==> job 7198: inputs <==
==> flow/design.v <==
`timescale 1ns / 1ps
module dualPortRAM(clk,rst,wr_en,rd_en,din,wr_add,rd_add,dout);
	input clk,rst;
	input wr_en, rd_en;
	input [5:0] wr_add,rd_add;
	input [7:0] din;
	output reg [7:0] dout;
	reg [7:0] ram [63:0];
	integer i;
	always@(posedge clk or posedge rst)begin
		if(rst)begin
			for(i=0;i<64;i=i+1)begin
				ram[i] <= 8'd0;
			end
			dout <=8'd0;
		end
		else begin
			if(wr_en)begin
				ram[wr_add] <= din;
			end
			if(rd_en)begin
				dout <= ram[rd_add];
			end
		end
	end
endmodule
==> flow/run.sh <==
#!/bin/bash
# the make line also repeats each setting of config.mk as NAME=value (left out here)
make -C /OpenROAD-flow-scripts/flow DESIGN_CONFIG=/design/flow/config.mk WORK_HOME=/design/flow/orfs CLKGATE_MAP_FILE= finish
==> flow/config.mk <==
export PLATFORM = sky130hd
export DESIGN_NAME = dualPortRAM
export DESIGN_NICKNAME = dualPortRAM
export VERILOG_FILES = /design/flow/design.v
export SDC_FILE = /design/flow/constraint.sdc
export NUM_CORES = 4
export LEC_CHECK = 0
export CAP_MARGIN = 20
export CORE_MARGIN = 2
export CORE_UTILIZATION = 67
export SETUP_SLACK_MARGIN = 0.7
export SLEW_MARGIN = 20
==> flow/constraint.sdc <==
create_clock -name core_clock -period 2.57 [get_ports {clk}]
set_input_delay 0.5140 -clock core_clock [delete_from_list [all_inputs] [get_ports {clk}]]
set_output_delay 0.5140 -clock core_clock [all_outputs]
set_load 0.01 [all_outputs]
==> job 1917 (differences from job 7198) <==
- ABC_AREA: unset -> 1
- CAP_MARGIN: 20 -> 5
- CORE_UTILIZATION: 67 -> 72
- CTS_CLUSTER_SIZE: unset -> 15
- PLACE_DENSITY: unset -> 0.94
- SETUP_SLACK_MARGIN: 0.7 -> 0.65
==> flow/constraint.sdc (replaced) <==
create_clock -name core_clock -period 2.22 [get_ports {clk}]
set_input_delay 0.4440 -clock core_clock [delete_from_list [all_inputs] [get_ports {clk}]]
set_output_delay 0.4440 -clock core_clock [all_outputs]
set_load 0.01 [all_outputs]
==> job 1817 (differences from job 7198) <==
- CAP_MARGIN: 20 -> 5
- SETUP_SLACK_MARGIN: 0.7 -> -0.21
==> flow/constraint.sdc (replaced) <==
create_clock -name core_clock -period 2.22 [get_ports {clk}]
set_input_delay 0.4440 -clock core_clock [delete_from_list [all_inputs] [get_ports {clk}]]
set_output_delay 0.4440 -clock core_clock [all_outputs]
set_load 0.01 [all_outputs]
==> job 9688 (differences from job 7198) <==
- CELL_PAD_IN_SITES_GLOBAL_PLACEMENT: unset -> 3
- CORE_ASPECT_RATIO: unset -> 1.42
- CORE_UTILIZATION: 67 -> 40
- GPL_ROUTABILITY_DRIVEN: unset -> 0
- MAX_ROUTING_LAYER: unset -> met4
- PLACE_DENSITY_LB_ADDON: unset -> 0.29
- SETUP_SLACK_MARGIN: 0.7 -> -0.32
==> flow/constraint.sdc (replaced) <==
create_clock -name core_clock -period 3.6 [get_ports {clk}]
set_input_delay 0.7200 -clock core_clock [delete_from_list [all_inputs] [get_ports {clk}]]
set_output_delay 0.7200 -clock core_clock [all_outputs]
set_load 0.01 [all_outputs]
==> impl_results.rst <==
Flow metrics
------------

.. list-table::
   :header-rows: 1

   * - Metric
     - Value
   * - Outcome
     - stopped before the end
   * - Fail Step
     - global routing
   * - Stop err
     - [ERROR GRT-0116] Global routing finished with congestion. Check the congestion regions in the DRC Viewer.
   * - Starting density of the core
     - 0.736
   * - Most numerous cell in the Yosys netlist
     - sky130_fd_sc_hd__nand2_1
   * - Area fraction in and, or, nand and nor cells
     - 0.294
   * - Largest combinational cell category by area
     - simple AND/OR/NAND/NOR gates
   * - Syn_nets
     - 2996
   * - Cell Area, Synth
     - 23400 sq um
   * - Cells after DPL
     - approximately 3500
[end of results for job 1917]
==> impl_results.rst <==
Metrics
=======

.. list-table::
   :header-rows: 1

   * - Metric
     - Value
   * - Starting density of the core
     - 0.675
   * - Largest combinational cell category by area
     - multiplexers
   * - Area fraction in and, or, nand and nor cells
     - 0.104
   * - Cell Area, Synth
     - about 24000 sq um
   * - Most numerous cell in the Yosys netlist
     - sky130_fd_sc_hd__mux2_2
   * - Syn_nets
     - 1875
   * - Min cycle time layout
     - 2.56 ns
   * - ANT nets after route
     - 0
   * - Outcome
     - no timing/DRC/antenna violations
[end of results for job 7198]
==> impl_results.rst <==
Metrics
=======

.. list-table::
   :header-rows: 1

   * - Metric
     - Value
   * - Clock Power
     - 5.64 mW
   * - Biggest power consumer among the groups
     - registers
   * - Cell Area, Synth
     - 23800 sq um
   * - Avg Synthesized Cell Area
     - 12.8 sq um
   * - Most numerous cell in the Yosys netlist
     - sky130_fd_sc_hd__mux2_2
   * - Starting density of the core
     - 0.404
   * - Wire length of the first global-routing pass
     - 146 mm
   * - Syn_nets
     - 1875
   * - Highest attainable clock frequency
     - 310 MHz
   * - Area fraction in and, or, nand and nor cells
     - 0.104
   * - Largest cell class
     - flip-flops and latches
   * - Floorplan Core Area
     - 58900 sq um
   * - Number of warnings in the stage logs
     - 27
   * - Largest combinational cell category by area
     - multiplexers
   * - Outcome
     - no timing/DRC/antenna violations
   * - Setup repair after global routing missed its margin
     - false
   * - Count of mapped cells out of synthesis
     - 1851
   * - Critical path data arrival time
     - 3.70 ns
[end of results for job 9688]
==> impl_results.rst <==
Metrics
=======

.. list-table::
   :header-rows: 1

   * - Metric
     - Value
   * - Worst setup margin
     - -0.259 ns
   * - List of failed layout checks
     - setup timing
   * - Cell Area, Synth
     - 23800 sq um
   * - Area fraction in and, or, nand and nor cells
     - 0.104
   * - Count of final setup violators
     - 8
   * - Cells after DPL
     - 2543
   * - Syn_nets
     - 1875
   * - Outcome
     - finished with violations
   * - Most numerous cell in the Yosys netlist
     - sky130_fd_sc_hd__mux2_2
   * - Starting density of the core
     - 0.675
[end of results for job 1817]

========
==> inputs of 02-18 <==
Starts from the design.v that is shown in full above.
make LEC_CHECK=0 ABC_AREA=0 CAP_MARGIN=0 CORE_MARGIN=2 CORE_UTILIZATION=72 CTS_CLUSTER_DIAMETER=44 CTS_CLUSTER_SIZE=46 GPL_ROUTABILITY_DRIVEN=1 GPL_TIMING_DRIVEN=1 PLACE_DENSITY=0.65 SETUP_SLACK_MARGIN=-0.03 SLEW_MARGIN=20 finish   # period 2.09 ns
run.sh (not shown) runs the stock make flow with config.mk's settings and CLKGATE_MAP_FILE=.
==> 09-02 (differences from 02-18) <==
- CAP_MARGIN: 0 -> 20
- CORE_UTILIZATION: 72 -> 66
==> flow/constraint.sdc (replaced) <==
create_clock -name core_clock -period 2.05 [get_ports {clk}]
set_input_delay 0.4100 -clock core_clock [delete_from_list [all_inputs] [get_ports {clk}]]
set_output_delay 0.4100 -clock core_clock [all_outputs]
set_load 0.01 [all_outputs]
==> 09-11 (differences from 02-18) <==
- ABC_AREA: 0 -> 1
- CAP_MARGIN: 0 -> 20
- CELL_PAD_IN_SITES_DETAIL_PLACEMENT: not set -> 1
- CELL_PAD_IN_SITES_GLOBAL_PLACEMENT: not set -> 2
- CORE_MARGIN: 2 -> 10
- CORE_UTILIZATION: 72 -> 40
- CTS_CLUSTER_DIAMETER: 44 -> not set
- CTS_CLUSTER_SIZE: 46 -> 54
- GPL_ROUTABILITY_DRIVEN: 1 -> not set
- HOLD_SLACK_MARGIN: not set -> 0.24
- MAX_ROUTING_LAYER: not set -> met4
- MIN_ROUTING_LAYER: not set -> met2
- PLACE_DENSITY: 0.65 -> not set
- SETUP_SLACK_MARGIN: -0.03 -> not set
- SLEW_MARGIN: 20 -> 40
- TNS_END_PERCENT: not set -> 20
==> flow/constraint.sdc (replaced) <==
create_clock -name core_clock -period 2.28 [get_ports {clk}]
set_input_delay 0.4560 -clock core_clock [delete_from_list [all_inputs] [get_ports {clk}]]
set_output_delay 0.4560 -clock core_clock [all_outputs]
set_load 0.01 [all_outputs]
==> 04-04 (differences from 02-18) <==
- CAP_MARGIN: 0 -> 20
- CORE_MARGIN: 2 -> 9
- CORE_UTILIZATION: 72 -> 56
- CTS_CLUSTER_DIAMETER: 44 -> 25
- CTS_CLUSTER_SIZE: 46 -> 57
- GPL_TIMING_DRIVEN: 1 -> not set
- PLACE_DENSITY: 0.65 -> not set
- PLACE_DENSITY_LB_ADDON: not set -> 0.17
- SETUP_SLACK_MARGIN: -0.03 -> 0.15
- SLEW_MARGIN: 20 -> 0
- TNS_END_PERCENT: not set -> 95
==> flow/constraint.sdc (replaced) <==
create_clock -name core_clock -period 2.25 [get_ports {clk}]
set_input_delay 0.4500 -clock core_clock [delete_from_list [all_inputs] [get_ports {clk}]]
set_output_delay 0.4500 -clock core_clock [all_outputs]
set_load 0.01 [all_outputs]
==> comparison <==
- 02-18 ended with an error in global routing (5_1_grt). 04-04 finished with timing, DRC and antenna clean. 09-02 completed and failed the layout checks on negative setup slack. 09-11 finished but fails on negative setup slack.
- Against 04-04, the sequential share of layout area of 09-11 is higher by 4.8 points.
- Die area: 09-11 is larger than 04-04 (36%).
- In synthesized cell count, 04-04 and 02-18 do not differ.
- Sequential cell count is the same in 09-02 and 09-11.
Power is estimated from default activity; no workload was simulated.
